==> run E: inputs <==
Design conv_top, start of the top module:
module conv_top
#(
    parameter DATA_WIDTH  = 8,
    parameter KERNEL_SIZE = 25
)
(
    input  logic                     i_clk,
    input  logic                     i_arstn,
	input  logic                     i_arstn_perf,
	input  logic                     i_enable_count2,
    input  logic                     i_ready,
    input  logic                     i_valid,
    input  logic [KERNEL_SIZE - 1:0] i_bit_X,
    input  logic [KERNEL_SIZE - 1:0] i_bit_K,
    output logic [              1:0] o_conv,
    output logic                     o_ready,
    output logic                     o_valid,
	output logic [             31:0] o_perf_cycle_count,
	output logic [             31:0] o_perf_cycle_count2
);
    logic [3:0] s_count;
    logic s_valid_data_in;
    logic s_valid_data_out;
	logic [KERNEL_SIZE - 1:0] s_bit_X_delayed;
	logic [KERNEL_SIZE - 1:0] s_bit_K_delayed;
    logic [1:0] s_product [KERNEL_SIZE - 1:0];
    localparam N_OF_2FA = KERNEL_SIZE - 1;
    logic [N_OF_2FA - 1:0] s_carry_in;
    logic [N_OF_2FA - 1:0] s_carry_out;
    always_ff @(posedge i_clk, negedge i_arstn) begin
        if (~ i_arstn) begin
            s_bit_X_delayed <= '0;
            s_bit_K_delayed <= '0;
        end
        else if (s_valid_data_in) begin
            s_bit_X_delayed <= i_bit_X;
            s_bit_K_delayed <= i_bit_K;
        end
    end
    genvar i;
    generate
        for (i = 0; i < KERNEL_SIZE; i++) begin : serial_multipier
            serial_mul #(
                .DATA_WIDTH ( DATA_WIDTH )
            ) S_MUL0 (
                .i_clk     ( i_clk              ),
                .i_arstn   ( i_arstn            ),
                .i_valid   ( s_valid_data_in    ),
                .i_a       ( s_bit_X_delayed[i] ),
                .i_b       ( s_bit_K_delayed[i] ),
                .o_product ( s_product[i]       )
            );
        end
    endgenerate
    counter COUNT0 (
        .i_clk   ( i_clk           ),
        .i_arstn ( i_arstn         ),
        .i_valid ( s_valid_data_in ),
        .o_count ( s_count         )
    );
  ...
Settings: LEC_CHECK=0, CAP_MARGIN=20, CELL_PAD_IN_SITES_GLOBAL_PLACEMENT=1, CORE_MARGIN=8, CORE_UTILIZATION=62, CTS_CLUSTER_DIAMETER=109, GPL_ROUTABILITY_DRIVEN=0, HOLD_SLACK_MARGIN=0.02, MAX_ROUTING_LAYER=met5, MIN_ROUTING_LAYER=met2, PLACE_DENSITY=0.76, SETUP_SLACK_MARGIN=1.16, SLEW_MARGIN=20, TNS_END_PERCENT=80; clock period 5.07 ns.
run.sh (not shown) runs the stock make flow with config.mk's settings and CLKGATE_MAP_FILE=.
==> inputs of run R, as changes to run E <==
Settings changed: CAP_MARGIN 20 to 40, CELL_PAD_IN_SITES_GLOBAL_PLACEMENT 1 to unset, CORE_MARGIN 8 to 2, CORE_UTILIZATION 62 to 72, CTS_CLUSTER_DIAMETER 109 to unset, GPL_ROUTABILITY_DRIVEN 0 to unset, HOLD_SLACK_MARGIN 0.02 to unset, MAX_ROUTING_LAYER met5 to unset, MIN_ROUTING_LAYER met2 to unset, PLACE_DENSITY 0.76 to unset, SETUP_SLACK_MARGIN 1.16 to 2.83, TNS_END_PERCENT 80 to 5.
==> flow/constraint.sdc (replaced) <==
create_clock -name core_clock -period 9.81 [get_ports {i_clk}]
set_input_delay 1.9620 -clock core_clock [delete_from_list [all_inputs] [get_ports {i_clk}]]
set_output_delay 1.9620 -clock core_clock [all_outputs]
set_load 0.01 [all_outputs]
==> inputs of run F, as changes to run E <==
Settings changed: ABC_AREA set to 1, CAP_MARGIN 20 to 10, CELL_PAD_IN_SITES_GLOBAL_PLACEMENT 1 to unset, CORE_MARGIN 8 to 9, CORE_UTILIZATION 62 to 40, CTS_CLUSTER_DIAMETER 109 to 73, CTS_CLUSTER_SIZE set to 26, GPL_TIMING_DRIVEN set to 0, HOLD_SLACK_MARGIN 0.02 to 0.24, MIN_ROUTING_LAYER met2 to unset, PLACE_DENSITY 0.76 to unset, SETUP_SLACK_MARGIN 1.16 to unset, TNS_END_PERCENT 80 to unset.
==> flow/constraint.sdc (replaced) <==
create_clock -name core_clock -period 10.3 [get_ports {i_clk}]
set_input_delay 2.0600 -clock core_clock [delete_from_list [all_inputs] [get_ports {i_clk}]]
set_output_delay 2.0600 -clock core_clock [all_outputs]
set_load 0.01 [all_outputs]
==> results <==
quantity	run R	run F	run E
Result of the run	no timing/DRC/antenna violations	no timing/DRC/antenna violations	failed layout checks
Reasons for failing layout checks	-	-	setup timing
Via count	19500	26300	27600
GR Layer Usage met3	3.99%	3.04%	35.3%
Clock tree cell share of total cell area	5.73%	3.89%	5.28%
Pre-CTS worst setup slack	1.83 ns	2.17 ns	-1.91 ns
Cell area reported after detailed placement	0.0381 mm2	0.0403 mm2	0.0409 mm2
Fin Hold WS	0.479 ns	0.406 ns	0.454 ns
Hold Path Sink	o_perf_cycle_count[31]	PS[2]	-
Total design power	14800 uW	12600 uW	29900 uW
Switching Power	5790 uW	5650 uW	11100 uW
Post-detailed-routing wire length	60300 um	94200 um	62900 um
Endpoint arrival time on the critical path	6.03 ns	6.71 ns	6.06 ns
Initial Util	72.4%	40.5%	62.6%
Power share of the sequential group	28.7%	31.8%	26.0%
Final cell utilization of the core	81.6%	45.6%	75.2%

* * *

==> sierra <==
conv_top again, from the RTL that the note above started with.
clock: 10.3 ns
lec_check: 0
abc_area: 1
cap_margin: 10
core_margin: 10
core_utilization: 40
cts_cluster_diameter: 73
cts_cluster_size: 26
gpl_routability_driven: 0
gpl_timing_driven: 0
hold_slack_margin: 0.24
max_routing_layer: met5
setup_slack_margin: 2.87
slew_margin: 20
==> inputs of maple, as changes to sierra <==
Settings changed: ABC_AREA 1 to unset, CAP_MARGIN 10 to 20, CORE_MARGIN 10 to 2, CORE_UTILIZATION 40 to 65, CTS_CLUSTER_DIAMETER 73 to unset, CTS_CLUSTER_SIZE 26 to unset, GPL_ROUTABILITY_DRIVEN 0 to unset, GPL_TIMING_DRIVEN 0 to unset, HOLD_SLACK_MARGIN 0.24 to unset, MAX_ROUTING_LAYER met5 to unset, SETUP_SLACK_MARGIN 2.87 to unset.
==> flow/constraint.sdc (replaced) <==
create_clock -name core_clock -period 9.79 [get_ports {i_clk}]
set_input_delay 1.9580 -clock core_clock [delete_from_list [all_inputs] [get_ports {i_clk}]]
set_output_delay 1.9580 -clock core_clock [all_outputs]
set_load 0.01 [all_outputs]
==> inputs of amber, as changes to sierra <==
Settings changed: ABC_AREA 1 to unset, CAP_MARGIN 10 to 20, CORE_MARGIN 10 to 2, CORE_UTILIZATION 40 to 70, CTS_CLUSTER_DIAMETER 73 to 141, CTS_CLUSTER_SIZE 26 to unset, GPL_ROUTABILITY_DRIVEN 0 to unset, GPL_TIMING_DRIVEN 0 to unset, HOLD_SLACK_MARGIN 0.24 to unset, MAX_ROUTING_LAYER met5 to unset, SETUP_SLACK_MARGIN 2.87 to 1.17.
==> flow/constraint.sdc (replaced) <==
create_clock -name core_clock -period 7.86 [get_ports {i_clk}]
set_input_delay 1.5720 -clock core_clock [delete_from_list [all_inputs] [get_ports {i_clk}]]
set_output_delay 1.5720 -clock core_clock [all_outputs]
set_load 0.01 [all_outputs]
==> results <==
Between maple and amber, the lower clock power is in maple (gap 16%, measured against amber). Worst setup slack: sierra > maple > amber. In sierra the combinational power is larger than in maple, by 5.4%. maple finished with timing, DRC and antenna clean. amber went through all stages and came out clean. sierra finished with timing, DRC and antenna clean. Critical path depth: maple is lower than sierra (1). Against maple, the worst hold slack of sierra is lower by 0.060 ns.

* * *

==> run a: inputs <==
Starting RTL as in the previous note.
Settings: LEC_CHECK=0, CAP_MARGIN=20, CORE_MARGIN=3, CORE_UTILIZATION=44, CTS_CLUSTER_DIAMETER=259, CTS_CLUSTER_SIZE=13, GPL_ROUTABILITY_DRIVEN=1, MAX_ROUTING_LAYER=met5, MIN_ROUTING_LAYER=met1, PLACE_DENSITY=0.44, SETUP_SLACK_MARGIN=-0.16, SLEW_MARGIN=5, TNS_END_PERCENT=90; clock period 7.24 ns.
==> run b: changes against run a <==
CORE_MARGIN = 2   (was 3)
CORE_UTILIZATION = 65   (was 44)
CTS_CLUSTER_DIAMETER = default   (was 259)
CTS_CLUSTER_SIZE = default   (was 13)
GPL_ROUTABILITY_DRIVEN = default   (was 1)
MAX_ROUTING_LAYER = default   (was met5)
MIN_ROUTING_LAYER = default   (was met1)
PLACE_DENSITY = default   (was 0.44)
SETUP_SLACK_MARGIN = default   (was -0.16)
SLEW_MARGIN = 20   (was 5)
TNS_END_PERCENT = default   (was 90)
==> flow/constraint.sdc (replaced) <==
create_clock -name core_clock -period 8.31 [get_ports {i_clk}]
set_input_delay 1.6620 -clock core_clock [delete_from_list [all_inputs] [get_ports {i_clk}]]
set_output_delay 1.6620 -clock core_clock [all_outputs]
set_load 0.01 [all_outputs]
==> results <==
| quantity | run b | run a |
|---|---|---|
| Area overhead of the layout relative to synthesis | 12.3% | 16.6% |
| Instance area after placement | 38100 sq um | 40500 sq um |
| Fillcell total | 3634 | 6922 |
| Last weighted congestion value of the routability-driven placer | 0.782 | 0.745 |
| Total number of warnings across the stage logs | 40 | 51 |
| Total met2 wirelength after detailed routing | 29300 um | 30500 um |
| DP Worst Slack | 0.626 ns | -0.216 ns |
| Area of the core | 55000 sq um | 80900 sq um |
| Run status | complete, no violations | failed layout checks |
| Layout check failures | - | negative setup slack |
| Launch instance of the worst min-delay path | o_perf_cycle_count2[31] | o_perf_cycle_count[31] |
| Clock transition at the registers of the reported paths | 0.05 ns | 0.07 ns |
| Placement row count | 86 | 104 |
| Net switching share of the total power | 0.383 | 0.395 |
| GRT Total Usage | 0.216 | 0.153 |
| Tally of non-filler cells in the final layout | 3577 | 4111 |
| Inserted Clock Buffers | 75 | 57 |
| Horiz. Die Dim | 240 um | 292 um |

* * *

==> job 8159: inputs <==
conv_top again, from the RTL that the note above started with.
Settings: LEC_CHECK=0, CAP_MARGIN=35, CORE_MARGIN=2, CORE_UTILIZATION=72, CTS_CLUSTER_DIAMETER=29, CTS_CLUSTER_SIZE=27, HOLD_SLACK_MARGIN=0.29, PLACE_DENSITY=0.63, SETUP_SLACK_MARGIN=1.34, SLEW_MARGIN=20, TNS_END_PERCENT=100; clock period 5.05 ns.
==> job 607: changes against job 8159 <==
ABC_AREA = 1   (was default)
CAP_MARGIN = 20   (was 35)
CORE_ASPECT_RATIO = 0.93   (was default)
CTS_CLUSTER_DIAMETER = 259   (was 29)
CTS_CLUSTER_SIZE = default   (was 27)
GPL_ROUTABILITY_DRIVEN = 1   (was default)
HOLD_SLACK_MARGIN = default   (was 0.29)
MAX_ROUTING_LAYER = met5   (was default)
MIN_ROUTING_LAYER = met1   (was default)
PLACE_DENSITY = 0.39   (was 0.63)
SETUP_SLACK_MARGIN = -0.16   (was 1.34)
SLEW_MARGIN = 0   (was 20)
==> flow/constraint.sdc (replaced) <==
create_clock -name core_clock -period 5.64 [get_ports {i_clk}]
set_input_delay 1.1280 -clock core_clock [delete_from_list [all_inputs] [get_ports {i_clk}]]
set_output_delay 1.1280 -clock core_clock [all_outputs]
set_load 0.01 [all_outputs]
==> impl_metrics.csv <==
group,metric,value,unit
synthesis,netlist_top_cells_area,"dfrtp_1, fa_1, mux2_2",
pwr,switching_share,0.375,
synthesis,aoi_share,0.0123,
worst_setup_path,critPathArrivalTime,6.37,ns
route,vias_per_cell,5.82,
timing,max_slew_margin,0.245,
grt,grt.total_usage,0.358,
synthesis,ys_sh_simple,0.0894,
timing,post-route-min-period,7.38,ns
layout,finalNetCount,3691,
route,first_iter_violations,1509,
layout,n_all_inverters,239,
layout,clock_area_frac,0.113,
status,status,"complete, but fails checks",
route,n_antenna_cell,2,
grt,grt.met1_usage,0.421,
status,so.violations,"negative setup slack",
timing,setup_viol,4,
timing,setup_ws,-2.33,ns
layout,comb_area_share,0.394,
The numbers above come from job 8159.

==> impl_metrics.csv <==
group,metric,value,unit
status,status,"complete, but fails checks",
synthesis,aoi_share,0.0534,
worst_setup_path,critPathArrivalTime,6.04,ns
timing,setup_viol,2,
hold_path,hold_path_depth,2,
route,vias_per_cell,5.07,
layout,comb_area_share,0.384,
route,dr.pass1.iters,5,
grt,grt.met1_usage,0.406,
cts,cts_root_buffer,"clkbuf_16",
pwr,switching_share,0.399,
timing,setup_ws,-1.53,ns
timing,clock.fmax,139,MHz
route,n_antenna_cell,0,
timing,post-route-min-period,7.17,ns
pwr,p_seq_frac,0.279,
grt,grt.total_usage,0.295,
layout,clock_area_frac,0.0520,
status,so.violations,"negative setup slack",
The numbers above come from job 607.


* * *

==> inputs of branch yarrow <==
conv_top again, from the RTL that the note above started with.
Settings: LEC_CHECK=0, ABC_AREA=1, CAP_MARGIN=10, CORE_MARGIN=10, CORE_UTILIZATION=40, CTS_CLUSTER_DIAMETER=73, CTS_CLUSTER_SIZE=80, GPL_ROUTABILITY_DRIVEN=0, GPL_TIMING_DRIVEN=0, MAX_ROUTING_LAYER=met5, SETUP_SLACK_MARGIN=2.87, SLEW_MARGIN=20, TNS_END_PERCENT=95; clock period 10.3 ns.
==> branch fjord (differences from branch yarrow) <==
Settings changed: ABC_AREA 1 to default, CAP_MARGIN 10 to 20, CORE_MARGIN 10 to 2, CORE_UTILIZATION 40 to 72, CTS_CLUSTER_DIAMETER 73 to 29, CTS_CLUSTER_SIZE 80 to 27, GPL_ROUTABILITY_DRIVEN 0 to default, GPL_TIMING_DRIVEN 0 to default, HOLD_SLACK_MARGIN from default to -0.09, MAX_ROUTING_LAYER met5 to default, PLACE_DENSITY from default to 0.63, SETUP_SLACK_MARGIN 2.87 to 1.34, TNS_END_PERCENT 95 to 5.
==> flow/constraint.sdc (replaced) <==
create_clock -name core_clock -period 5.05 [get_ports {i_clk}]
set_input_delay 1.0100 -clock core_clock [delete_from_list [all_inputs] [get_ports {i_clk}]]
set_output_delay 1.0100 -clock core_clock [all_outputs]
set_load 0.01 [all_outputs]
==> Slide: Implementation Results <==
Flow Results at a Glance

Outcome
  – Status: complete, but fails checks
  – Failing layout criteria: negative setup slack

STA
  – Finish-stage setup viols: 4
  – Setup ws final: -2.29 ns

Final layout
  – Design Area, Final: 45900 um^2

Drt
  – Vias: 22600
the above is filed under branch fjord

==> Slide: Implementation Results <==
Flow Results at a Glance

Outcome
  – Status: no timing/DRC/antenna violations

STA
  – Finish-stage setup viols: 0
  – Setup ws final: 2.06 ns

Synth
  – Mux area share: 0%
  – Syn Nets: 4617
  – AO/OA Area Share: 5.34%

Global routing
  – Top Usage Layer GRT: met2

Clock tree
  – H-tree lvl count: 2

Drt
  – Vias: 26400

Final layout
  – Design Area, Final: 42100 um^2
the above is filed under branch yarrow


* * *

==> tundra: inputs <==
conv_top again, from the RTL that the note above started with.
export LEC_CHECK = 0
export CAP_MARGIN = 20
export CORE_MARGIN = 2
export CORE_UTILIZATION = 72
export CTS_CLUSTER_DIAMETER = 259
export CTS_CLUSTER_SIZE = 20
export GPL_ROUTABILITY_DRIVEN = 1
export MAX_ROUTING_LAYER = met4
export MIN_ROUTING_LAYER = met1
export PLACE_DENSITY_LB_ADDON = 0.01
export SETUP_SLACK_MARGIN = 1.45
export SLEW_MARGIN = 30
export TNS_END_PERCENT = 5
create_clock -name core_clock -period 5.09 [get_ports {i_clk}]
==> inputs of nickel, as changes to tundra <==
==> flow/config.mk (replaced) <==
export PLATFORM = sky130hd
export DESIGN_NAME = conv_top
export DESIGN_NICKNAME = conv_top
export VERILOG_FILES = /design/flow/design.v
export SDC_FILE = /design/flow/constraint.sdc
export NUM_CORES = 4
export LEC_CHECK = 0
export CAP_MARGIN = 20
export CORE_MARGIN = 2
export CORE_UTILIZATION = 66
export SLEW_MARGIN = 20
==> flow/constraint.sdc (replaced) <==
create_clock -name core_clock -period 10.6 [get_ports {i_clk}]
set_input_delay 2.1200 -clock core_clock [delete_from_list [all_inputs] [get_ports {i_clk}]]
set_output_delay 2.1200 -clock core_clock [all_outputs]
set_load 0.01 [all_outputs]
==> qor summary <==
                                                                             tundra                            nickel
Delay of the slowest cell on the worst path                                   570 ps                            600 ps
Gates resized, CTS repair                                                         30                                 0
Maximum vdd drop                                                             3.11 mV                          0.858 mV
Insertion delay to the later sink of the worst-skew pair                      580 ps                            600 ps
OpenROAD warnings                                                                 42                                37
Cell at the slowest stage of the critical path                 sky130_fd_sc_hd__fa_1  sky130_fd_sc_hd__clkdlybuf4s50_1
Run status                                                complete, but fails checks           complete, no violations
Violated checks                                                         setup timing                                 -
Power of the sequential group                                                7.73 mW                           3.92 mW
Post-route core utilization                                                    0.838                             0.749
Period Utilization, post-route                                                  1.38                             0.822
Power drawn by the combinational cells                                       16.4 mW                           6.53 mW
Area of combinational cells with multiple inputs                          18100 um^2                        18000 um^2
Chip Footprint                                                            52000 um^2                        56600 um^2
Non-clock buffering overhead in the final layout                              0.0969                            0.0346
Internal Power                                                               16.6 mW                           7.95 mW
Wl on met1                                                                  25400 um                          25500 um
Power per cell area                                                      653 nW/um^2                       321 nW/um^2
Clock power share                                                              0.116                             0.193
Via count of the first global-routing pass                                     23197                             21310
Internal reg-to-reg setup slack                                              -460 ps                           4930 ps
Initial core utilization                                                       0.724                             0.670
Met3 Usage GRT                                                                0.0361                            0.0363
Met1 routing resource usage after global routing                               0.330                             0.304
Final worst setup slack                                                     -1960 ps                           1890 ps
Total negative slack                                                        -3990 ps                              0 ps
WP data arrival                                                              6030 ps                           6590 ps
Vias/cell                                                                       5.36                              5.39
Power is estimated from default activity; no workload was simulated.
